// total_fir
module total_fir(total_out, x_in, clk);
	input clk;
	input signed[7:0]x_in;
	output signed[15:0]total_out;
	wire signed[7:0]c0 = 8'b0_0010001;
	wire signed[7:0]c1 = 8'b1_1010111;
	wire signed[7:0]c2 = 8'b0_0011000;
	wire signed[7:0]c3 = 8'b1_1000110;
	wire signed[7:0]c4 = 8'b1_0001100;
	wire signed[7:0]c5 = 8'b0_1010110;
	wire signed[7:0]c6 = 8'b1_0011010;
	wire signed[7:0]c7 = 8'b0_0111010;
	wire signed[7:0]c8 = 8'b1_1110000;
	wire signed[7:0]c9 = 8'b0_1111111;
	wire signed[7:0]c10 = 8'b0_0001111;
	wire signed[7:0]c11 = 8'b1_1110111;
	wire signed[7:0]c12 = 8'b1_1101011;
	wire signed[7:0]c13 = 8'b1_0110110;
	wire signed[7:0]c14 = 8'b1_0111100;
	wire signed[7:0]c15 = 8'b1_1010000;
	wire signed[7:0]in_a;
	wire signed[7:0]d1_eigh_out, d2_eigh_out, d3_eigh_out, d4_eigh_out, d5_eigh_out, d6_eigh_out,
					d7_eigh_out, d8_eigh_out, d9_eigh_out, d10_eigh_out, d11_eigh_out, d12_eigh_out,
  ...
Size: roughly 3100 cells after synthesis, about 25 I/O pins.
Settings: LEC_CHECK=0, CAP_MARGIN=25, CELL_PAD_IN_SITES_GLOBAL_PLACEMENT=1, CORE_MARGIN=2, CORE_UTILIZATION=18, CTS_CLUSTER_SIZE=87, GPL_ROUTABILITY_DRIVEN=0, GPL_TIMING_DRIVEN=0, HOLD_SLACK_MARGIN=0.05, MAX_ROUTING_LAYER=met4, MIN_ROUTING_LAYER=met2, SETUP_SLACK_MARGIN=0.45, SLEW_MARGIN=20, TNS_END_PERCENT=60; clock period 5.0 ns.
run.sh (not shown) runs the stock make flow with config.mk's settings and CLKGATE_MAP_FILE=.
The first run completed with no timing, DRC or antenna violations.
Rerun with:
Settings changed: CAP_MARGIN 25 to 20, CELL_PAD_IN_SITES_GLOBAL_PLACEMENT 1 to unset, CORE_UTILIZATION 18 to 40, CTS_CLUSTER_SIZE 87 to unset, GPL_TIMING_DRIVEN 0 to unset, MAX_ROUTING_LAYER met4 to unset, MIN_ROUTING_LAYER met2 to unset, PLACE_DENSITY_LB_ADDON set to 0.18, SETUP_SLACK_MARGIN 0.45 to unset, TNS_END_PERCENT 60 to unset.
What happened:
- cell count fell by about a fifth
- setup slack gets worse by 0.099 ns
- design area fell by a few percent
- clock-buffer cell count fell by 12
Rerun with:
Settings changed: CORE_UTILIZATION 40 to 72, GPL_ROUTABILITY_DRIVEN 0 to unset, HOLD_SLACK_MARGIN 0.05 to unset, PLACE_DENSITY set to 0.65, PLACE_DENSITY_LB_ADDON 0.18 to unset, SETUP_SLACK_MARGIN set to 0.88.
Clock period 5.0 ns to 3.75 ns, I/O delays scaled along.
What happened:
- This time the run reached the layout checks and failed them: negative setup slack
- register-to-register slack gets worse by 0.80 ns
- count of clock-buffer cells in the layout decreases by 7
- routed wire length grows by about 70%
- setup slack gets worse by 0.80 ns
- cell count came out lower by 6.2%
- via count grows by 30%
Rerun with:
Settings changed: CORE_UTILIZATION 72 to 56, PLACE_DENSITY 0.65 to unset, SETUP_SLACK_MARGIN 0.88 to unset.
Clock period 3.75 ns to 4.42 ns, I/O delays scaled along.
The changed run finished clean.
Design area went down by 15%.
Setup slack gets better by 0.52 ns.
Wire length is lower by 40%.
Die size grows by 28%.
Critical path depth fell by 5.
Cell count came out lower by 1.2%.
Rerun with:
Settings changed: CORE_UTILIZATION 56 to 72, PLACE_DENSITY set to 0.67.
Clock period 4.42 ns to 3.62 ns, I/O delays scaled along.
After rerunning:
- Now the flow reached the layout checks and failed them: negative setup slack
- global-route usage is higher by 9.3 points
- synthesized cell count does not change
- area after synthesis does not change
- flip-flop count does not change
- via count is higher by 13%
- critical path depth is higher by 5
- final cell count is higher by 2.0%
Rerun with:
Settings changed: CORE_UTILIZATION 72 to 40, PLACE_DENSITY 0.67 to unset.
Clock period 3.62 ns to 5.0 ns, I/O delays scaled along.
Effect: The new run completed without violations; non-clock buffer count goes down by 258; setup slack gains 0.82 ns; routed wire length goes down by 26%; count of clock-buffer cells in the layout goes down by 12; clock skew goes up by 0.0090 ns; global-route usage goes down by 17 points; die size goes up by 78%; first-iteration DRC count goes down by about 56%.

Starting RTL as in the previous note.
==> flow/design.v (excerpt) <==
module total_fir(total_out, x_in, clk);
	input clk;
	input signed[7:0]x_in;
	output signed[15:0]total_out;
	wire signed[7:0]c0 = 8'b0_0010001;
	wire signed[7:0]c1 = 8'b1_1010111;
	wire signed[7:0]c2 = 8'b0_0011000;
	wire signed[7:0]c3 = 8'b1_1000110;
	wire signed[7:0]c4 = 8'b1_0001100;
	wire signed[7:0]c5 = 8'b0_1010110;
	wire signed[7:0]c6 = 8'b1_0011010;
	wire signed[7:0]c7 = 8'b0_0111010;
	wire signed[7:0]c8 = 8'b1_1110000;
	wire signed[7:0]c9 = 8'b0_1111111;
	wire signed[7:0]c10 = 8'b0_0001111;
	wire signed[7:0]c11 = 8'b1_1110111;
	wire signed[7:0]c12 = 8'b1_1101011;
	wire signed[7:0]c13 = 8'b1_0110110;
	wire signed[7:0]c14 = 8'b1_0111100;
	wire signed[7:0]c15 = 8'b1_1010000;
	wire signed[7:0]in_a;
	wire signed[7:0]d1_eigh_out, d2_eigh_out, d3_eigh_out, d4_eigh_out, d5_eigh_out, d6_eigh_out,
					d7_eigh_out, d8_eigh_out, d9_eigh_out, d10_eigh_out, d11_eigh_out, d12_eigh_out,
  ...
Settings: LEC_CHECK=0, CAP_MARGIN=20, CELL_PAD_IN_SITES_DETAIL_PLACEMENT=2, CELL_PAD_IN_SITES_GLOBAL_PLACEMENT=1, CORE_ASPECT_RATIO=1.95, CORE_MARGIN=2, CORE_UTILIZATION=40, CTS_CLUSTER_SIZE=90, GPL_ROUTABILITY_DRIVEN=1, GPL_TIMING_DRIVEN=0, HOLD_SLACK_MARGIN=-0.07, MIN_ROUTING_LAYER=met2, PLACE_DENSITY_LB_ADDON=0.13, SLEW_MARGIN=20, TNS_END_PERCENT=25; clock period 5.0 ns.
The first run completed with no timing, DRC or antenna violations.
Next try:
Settings changed: CELL_PAD_IN_SITES_DETAIL_PLACEMENT 2 to unset, CELL_PAD_IN_SITES_GLOBAL_PLACEMENT 1 to 2, CORE_ASPECT_RATIO 1.95 to unset, CORE_UTILIZATION 40 to 17, CTS_CLUSTER_SIZE 90 to unset, GPL_ROUTABILITY_DRIVEN 1 to 0, GPL_TIMING_DRIVEN 0 to unset, HOLD_SLACK_MARGIN -0.07 to 0.05, MIN_ROUTING_LAYER met2 to unset, PLACE_DENSITY_LB_ADDON 0.13 to unset, TNS_END_PERCENT 25 to unset.
The changed run produced a clean layout.
Clock skew goes up by 0.015 ns.
Final cell count goes up by a quarter to a third.
Core utilization goes down by 24 points.
Non-clock buffer count goes down by 2.
Area after synthesis is unchanged.
Global-route usage goes down by 27 points.
Next try:
Settings changed: CELL_PAD_IN_SITES_GLOBAL_PLACEMENT 2 to unset, CORE_UTILIZATION 17 to 65, GPL_ROUTABILITY_DRIVEN 0 to unset, HOLD_SLACK_MARGIN 0.05 to unset.
Clock period 5.0 ns to 3.83 ns, I/O delays scaled along.
The new run completed without violations.
Synthesized cell count is unchanged.
Die size drops by 73%.
Design area drops by 0.53%.
Wire length drops by 5.4%.
Count of clock-buffer cells in the layout drops by 10.
Global-route usage climbs by 19 points.
Fmax climbs by 20%.
Non-clock buffer count climbs by 164.
Next try:
Settings changed: ABC_AREA set to 1, CORE_ASPECT_RATIO set to 0.72, CORE_UTILIZATION 65 to 72, CTS_CLUSTER_DIAMETER set to 298.
Clock period 3.83 ns to 2.52 ns, I/O delays scaled along.
Effect: The changed run died in clock tree synthesis (4_1_cts) with DPL-0038; area after synthesis is higher by a few percent; die size is lower by a few percent; synthesized cell count is higher by about a fifth.
Next try:
Settings changed: ABC_AREA 1 to unset, CAP_MARGIN 20 to 0, CORE_ASPECT_RATIO 0.72 to unset, CTS_CLUSTER_DIAMETER 298 to 40, PLACE_DENSITY set to 0.67, SETUP_SLACK_MARGIN set to 0.97.
Clock period 2.52 ns to 3.62 ns, I/O delays scaled along.
Result: The changed run aborted during global routing (5_1_grt); die size fell by a few percent; synthesized cell count fell by about a fifth; synthesized area fell by a few percent.

Starting RTL as in the previous note.
Settings: LEC_CHECK=0, ABC_AREA=0, CAP_MARGIN=20, CELL_PAD_IN_SITES_DETAIL_PLACEMENT=1, CELL_PAD_IN_SITES_GLOBAL_PLACEMENT=2, CORE_ASPECT_RATIO=1.96, CORE_MARGIN=9, CORE_UTILIZATION=21, CTS_CLUSTER_DIAMETER=349, GPL_ROUTABILITY_DRIVEN=1, GPL_TIMING_DRIVEN=0, MAX_ROUTING_LAYER=met4, MIN_ROUTING_LAYER=met1, PLACE_DENSITY_LB_ADDON=0.17, SLEW_MARGIN=10; clock period 3.55 ns.
The baseline reached the layout checks and failed them: negative setup slack.
Then changed:
==> flow/config.mk (replaced) <==
export PLATFORM = sky130hd
export DESIGN_NAME = total_fir
export DESIGN_NICKNAME = total_fir
export VERILOG_FILES = /design/flow/design.v
export SDC_FILE = /design/flow/constraint.sdc
export NUM_CORES = 4
export LEC_CHECK = 0
export CAP_MARGIN = 20
export CORE_MARGIN = 2
export CORE_UTILIZATION = 40
export SLEW_MARGIN = 20
==> flow/constraint.sdc (replaced) <==
create_clock -name core_clock -period 4.42 [get_ports {clk}]
set_input_delay 0.8840 -clock core_clock [delete_from_list [all_inputs] [get_ports {clk}]]
set_output_delay 0.8840 -clock core_clock [all_outputs]
set_load 0.01 [all_outputs]
After rerunning: With this change the flow passed the timing, design-rule and antenna checks. Setup slack gets better by 0.66 ns. Clock skew came out lower by 0.018 ns. Wire length falls by well over a third. Cell area is lower by about a fifth. Synthesized area does not change. Hold slack gains 0.0059 ns. Cell count falls by about a fifth. Flip-flop count stays the same. Core utilization is higher by 17 points.

Setup of the baseline:
Starting RTL as in the previous note.
Settings: LEC_CHECK=0, ABC_AREA=1, CAP_MARGIN=40, CORE_MARGIN=2, CORE_UTILIZATION=69, CTS_CLUSTER_DIAMETER=298, CTS_CLUSTER_SIZE=15, SLEW_MARGIN=20; clock period 2.52 ns.
In the summary table, the baseline is marked failed, with error DPL-0038 raised in global routing (5_1_grt).
What the candidate does differently from the baseline at the input level:
--- a/flow/config.mk
+++ b/flow/config.mk
@@ -7,8 +7,9 @@
 export LEC_CHECK = 0
 export ABC_AREA = 1
-export CAP_MARGIN = 40
+export CAP_MARGIN = 0
 export CORE_MARGIN = 2
-export CORE_UTILIZATION = 69
-export CTS_CLUSTER_DIAMETER = 298
-export CTS_CLUSTER_SIZE = 15
+export CORE_UTILIZATION = 72
+export CTS_CLUSTER_DIAMETER = 265
+export MAX_ROUTING_LAYER = met4
+export PLACE_DENSITY = 0.65
 export SLEW_MARGIN = 20
==> flow/constraint.sdc <==
create_clock -name core_clock -period 3.44 [get_ports {clk}]
set_input_delay 0.6880 -clock core_clock [delete_from_list [all_inputs] [get_ports {clk}]]
set_output_delay 0.6880 -clock core_clock [all_outputs]
set_load 0.01 [all_outputs]
[summary]
Looking at the logs for the candidate and the baseline, the single run that did not finish was the baseline. Nothing crashed in the candidate and all stages finished; the problem is that the final layout failed, the offending checks being setup timing. Reported for the candidate and the baseline, average size of a mapped cell turned out identical to the last digit. The final reports for the candidate and the baseline show H-tree level count higher in the former. Height of the die down about 2% in the candidate wrt the baseline. Cell area after placement in the candidate is about 14% lower than in the baseline. The HPWL after detailed placement of the candidate was superior to that of the baseline. Looking at post-CTS setup buffer count, the candidate sits 67 lower than the baseline does. Delta (the candidate minus the baseline): cell count after placement decreased by 446 relative to the old numbers; final RePlAce weighted congestion decreased by about 2% relative to the old numbers; total clock buffers created by CTS increased by 14 relative to the old numbers; die area decreased by 4.1% relative to the old numbers.

Starting RTL as in the previous note.
// total_fir
module total_fir(total_out, x_in, clk);
	input clk;
	input signed[7:0]x_in;
	output signed[15:0]total_out;
	wire signed[7:0]c0 = 8'b0_0010001;
	wire signed[7:0]c1 = 8'b1_1010111;
	wire signed[7:0]c2 = 8'b0_0011000;
	wire signed[7:0]c3 = 8'b1_1000110;
	wire signed[7:0]c4 = 8'b1_0001100;
	wire signed[7:0]c5 = 8'b0_1010110;
	wire signed[7:0]c6 = 8'b1_0011010;
	wire signed[7:0]c7 = 8'b0_0111010;
	wire signed[7:0]c8 = 8'b1_1110000;
	wire signed[7:0]c9 = 8'b0_1111111;
	wire signed[7:0]c10 = 8'b0_0001111;
	wire signed[7:0]c11 = 8'b1_1110111;
	wire signed[7:0]c12 = 8'b1_1101011;
	wire signed[7:0]c13 = 8'b1_0110110;
	wire signed[7:0]c14 = 8'b1_0111100;
	wire signed[7:0]c15 = 8'b1_1010000;
	wire signed[7:0]in_a;
	wire signed[7:0]d1_eigh_out, d2_eigh_out, d3_eigh_out, d4_eigh_out, d5_eigh_out, d6_eigh_out,
					d7_eigh_out, d8_eigh_out, d9_eigh_out, d10_eigh_out, d11_eigh_out, d12_eigh_out,
					d13_eigh_out, d14_eigh_out, d15_eigh_out, d16_eigh_out;
	wire signed[13:0]m1_out, m2_out, m3_out, m4_out, m5_out, m6_out, m7_out, m8_out, m9_out, m10_out,
					m11_out, m12_out, m13_out, m14_out, m15_out, m16_out; 
	wire signed[13:0]d1_fort_out, d2_fort_out, d3_fort_out,  d4_fort_out, d5_fort_out, d6_fort_out,
					d7_fort_out, d8_fort_out, d9_fort_out, d10_fort_out, d11_fort_out, d12_fort_out,
					d13_fort_out, d14_fort_out, d15_fort_out, d16_fort_out;
	wire signed[15:0]a1_out, a2_out, a3_out, a4_out;
	wire signed[15:0]d1_sixt_out, d2_sixt_out, d3_sixt_out, d4_sixt_out;
	wire signed[17:0]total_tmp, a5_out;
	assign in_a = x_in;
	dff #(8) dff_1_eigh( .out_a(d1_eigh_out), .in_a(in_a), .clk(clk) );
	mul mul_1( .out(m1_out), .in_c(c15), .in_a(d1_eigh_out) );
	dff #(14) dff_1_fort( .out_a(d1_fort_out), .in_a(m1_out), .clk(clk) );
	dff #(8) dff_2_eigh( .out_a(d2_eigh_out), .in_a(d1_eigh_out), .clk(clk) );
	mul mul_2( .out(m2_out), .in_c(c14), .in_a(d2_eigh_out) );
  ...
Settings: LEC_CHECK=0, CAP_MARGIN=25, CELL_PAD_IN_SITES_GLOBAL_PLACEMENT=1, CORE_MARGIN=2, CORE_UTILIZATION=17, CTS_CLUSTER_SIZE=87, GPL_ROUTABILITY_DRIVEN=0, GPL_TIMING_DRIVEN=0, HOLD_SLACK_MARGIN=0.05, SETUP_SLACK_MARGIN=0.45, SLEW_MARGIN=20, TNS_END_PERCENT=60; clock period 5.0 ns.
Then changed:
- CAP_MARGIN: 25 -> 20
- CELL_PAD_IN_SITES_GLOBAL_PLACEMENT: 1 -> not set
- CORE_ASPECT_RATIO: not set -> 1.95
- CORE_UTILIZATION: 17 -> 40
- CTS_CLUSTER_SIZE: 87 -> 48
- GPL_ROUTABILITY_DRIVEN: 0 -> not set
- GPL_TIMING_DRIVEN: 0 -> not set
- HOLD_SLACK_MARGIN: 0.05 -> not set
- MIN_ROUTING_LAYER: not set -> met2
- PLACE_DENSITY_LB_ADDON: not set -> 0.13
- SETUP_SLACK_MARGIN: 0.45 -> not set
- TNS_END_PERCENT: 60 -> not set
Effect: Clock-buffer cell count went down by 23. Core utilization went up by 24 points. Cell area went down by 6.0%.
Then changed:
- ABC_AREA: not set -> 1
- CORE_ASPECT_RATIO: 1.95 -> not set
- CORE_UTILIZATION: 40 -> 69
- CTS_CLUSTER_DIAMETER: not set -> 298
- CTS_CLUSTER_SIZE: 48 -> not set
- MIN_ROUTING_LAYER: met2 -> not set
- PLACE_DENSITY_LB_ADDON: 0.13 -> not set
- clock period: 5.0 -> 2.88 ns (I/O delays scaled with it)
The new run ended with an error in 5_1_grt, error DPL-0038.
Area after synthesis increases by 5.0%.
Synthesized cell count increases by 21%.
Die size decreases by 39%.
Then changed:
- CTS_CLUSTER_SIZE: not set -> 14
- HOLD_SLACK_MARGIN: not set -> 0.3
- clock period: 2.88 -> 2.52 ns (I/O delays scaled with it)
After rerunning:
- The changed run aborted during 5_1_grt
- synthesized cell count does not change
- die area does not change
- synthesized area stays the same
Then changed:
- ABC_AREA: 1 -> not set
- CORE_UTILIZATION: 69 -> 9
- CTS_CLUSTER_DIAMETER: 298 -> not set
- CTS_CLUSTER_SIZE: 14 -> not set
- HOLD_SLACK_MARGIN: 0.3 -> not set
- clock period: 2.52 -> 7.61 ns (I/O delays scaled with it)
Effect: This time the run completed with no timing, DRC or antenna violations. Die area rose to 7.1 times its value. Synthesized area fell by 4.7%. Synthesized cell count fell by 18%.
